==> 12-04 <==
Design reservation_station, start of the top module:
module reservation_station #(
    parameter int  RS_DEPTH   = 8
)(
    input  logic      clk_i,
    input  logic      rst_i,
    input  logic      recover_i,
    input  logic      disp_valid_i,
    output logic      disp_ready_o,
    input  logic [RS_ENTRY_W-1:0] disp_entry_i,    
    output logic      issue_valid_o,
    input  logic      issue_ready_i,
    output logic [RS_ENTRY_W-1:0] issue_entry_o,   
    input  logic       cdb_valid_i,
    input  logic [6:0] cdb_tag_i
);
    logic [RS_ENTRY_W-1:0] entries [RS_DEPTH];      
    rs_entry_t rd_tmp;                  
    rs_entry_t nx_tmp;                  
    logic [RS_ENTRY_W-1:0] entries_n [RS_DEPTH];
    logic [RS_DEPTH-1:0] valid_vec;
    logic [RS_DEPTH-1:0] ready_vec;
    always_comb begin
        for (int i = 0; i < RS_DEPTH; i++) begin
            rd_tmp       = entries[i];
            valid_vec[i] = rd_tmp.valid;
            ready_vec[i] = rd_tmp.rs1_rdy & rd_tmp.rs2_rdy;  
        end
    end
    logic [RS_DEPTH-1:0] free_mask; 
    assign free_mask = ~valid_vec;
    logic [$clog2(RS_DEPTH)-1:0] free_idx;
    logic have_free;
    prioritydecoder #(.WIDTH(RS_DEPTH)) u_dec_free (
        .in   (free_mask),
        .out  (free_idx),
        .valid(have_free)
    );
    assign disp_ready_o = have_free && !recover_i;
    wire do_insert = disp_valid_i && disp_ready_o;
    logic [RS_DEPTH-1:0] issue_mask;
    assign issue_mask = valid_vec & ready_vec;
    logic [$clog2(RS_DEPTH)-1:0] issue_idx;
    logic have_issue;
    prioritydecoder #(.WIDTH(RS_DEPTH)) u_dec_issue (
        .in   (issue_mask),
        .out  (issue_idx),
        .valid(have_issue)
    );
    logic                          hold_valid;      
    rs_entry_t                      hold_entry;      
    logic [$clog2(RS_DEPTH)-1:0]    hold_idx;        
    wire cand_valid = have_issue && !recover_i;      
  ...
clock: 4.02 ns
lec_check: 0
abc_area: 1
cap_margin: 20
cell_pad_in_sites_detail_placement: 0
cell_pad_in_sites_global_placement: 1
core_margin: 3
core_utilization: 40
cts_cluster_diameter: 381
gpl_timing_driven: 0
hold_slack_margin: 0.09
setup_slack_margin: 0.88
slew_margin: 20
run.sh (not shown) runs the stock make flow with config.mk's settings and CLKGATE_MAP_FILE=.
==> 04-14: changes against 12-04 <==
==> flow/config.mk (replaced) <==
export PLATFORM = sky130hd
export DESIGN_NAME = reservation_station
export DESIGN_NICKNAME = reservation_station
export VERILOG_FILES = /design/flow/design.v
export SDC_FILE = /design/flow/constraint.sdc
export NUM_CORES = 4
export LEC_CHECK = 0
export CAP_MARGIN = 20
export CORE_MARGIN = 2
export CORE_UTILIZATION = 72
export CTS_CLUSTER_SIZE = 40
export SETUP_SLACK_MARGIN = -0.48
export SLEW_MARGIN = 20
==> flow/constraint.sdc (replaced) <==
create_clock -name core_clock -period 7.21 [get_ports {clk_i}]
set_input_delay 1.4420 -clock core_clock [delete_from_list [all_inputs] [get_ports {clk_i}]]
set_output_delay 1.4420 -clock core_clock [all_outputs]
set_load 0.01 [all_outputs]
==> results.ini <==
[yosys]
common_cells=dfrtp_1 (1840), inv_1 (1685), o22ai_1 (1422), nand2_1 (1158), nor2_1 (1052)
synth_top_cell_by_count=dfrtp_1

[sta]
fin_ws_ns=0.772
finalClockPeriodUsage_pct=80.8

[global_routing]
grt_pass1_vias=70600

[status]
status=finished clean

[placement]
dpl-instance-area_um2=91300

[setup_path]
slowest_stage=dfrtp_1

[final_layout]
finish.utilization_pct=49.1
non_clock_buffer_area_share_pct=10.5
instances_no_fill=13100

[clock_network]
cts_buffers=207

[detailed_routing]
routed_via_density=5.46

(the above is from 12-04)
==> results.ini <==
[setup_path]
slowest_stage=dfrtp_4

[yosys]
synth_top_cell_by_count=nand2_1
yosys_area_um2=85300
ys_types=46

[final_layout]
finish.utilization_pct=80.6
non_clock_buffer_area_share_pct=6.03

[detailed_routing]
routed_via_density=7.02

[placement]
dpl-instance-area_um2=88500

[sta]
finalClockPeriodUsage_pct=73.9
fin_ws_ns=1.88

[status]
status=finished clean

[clock_network]
cts_buffers=184

(the above is from 04-14)
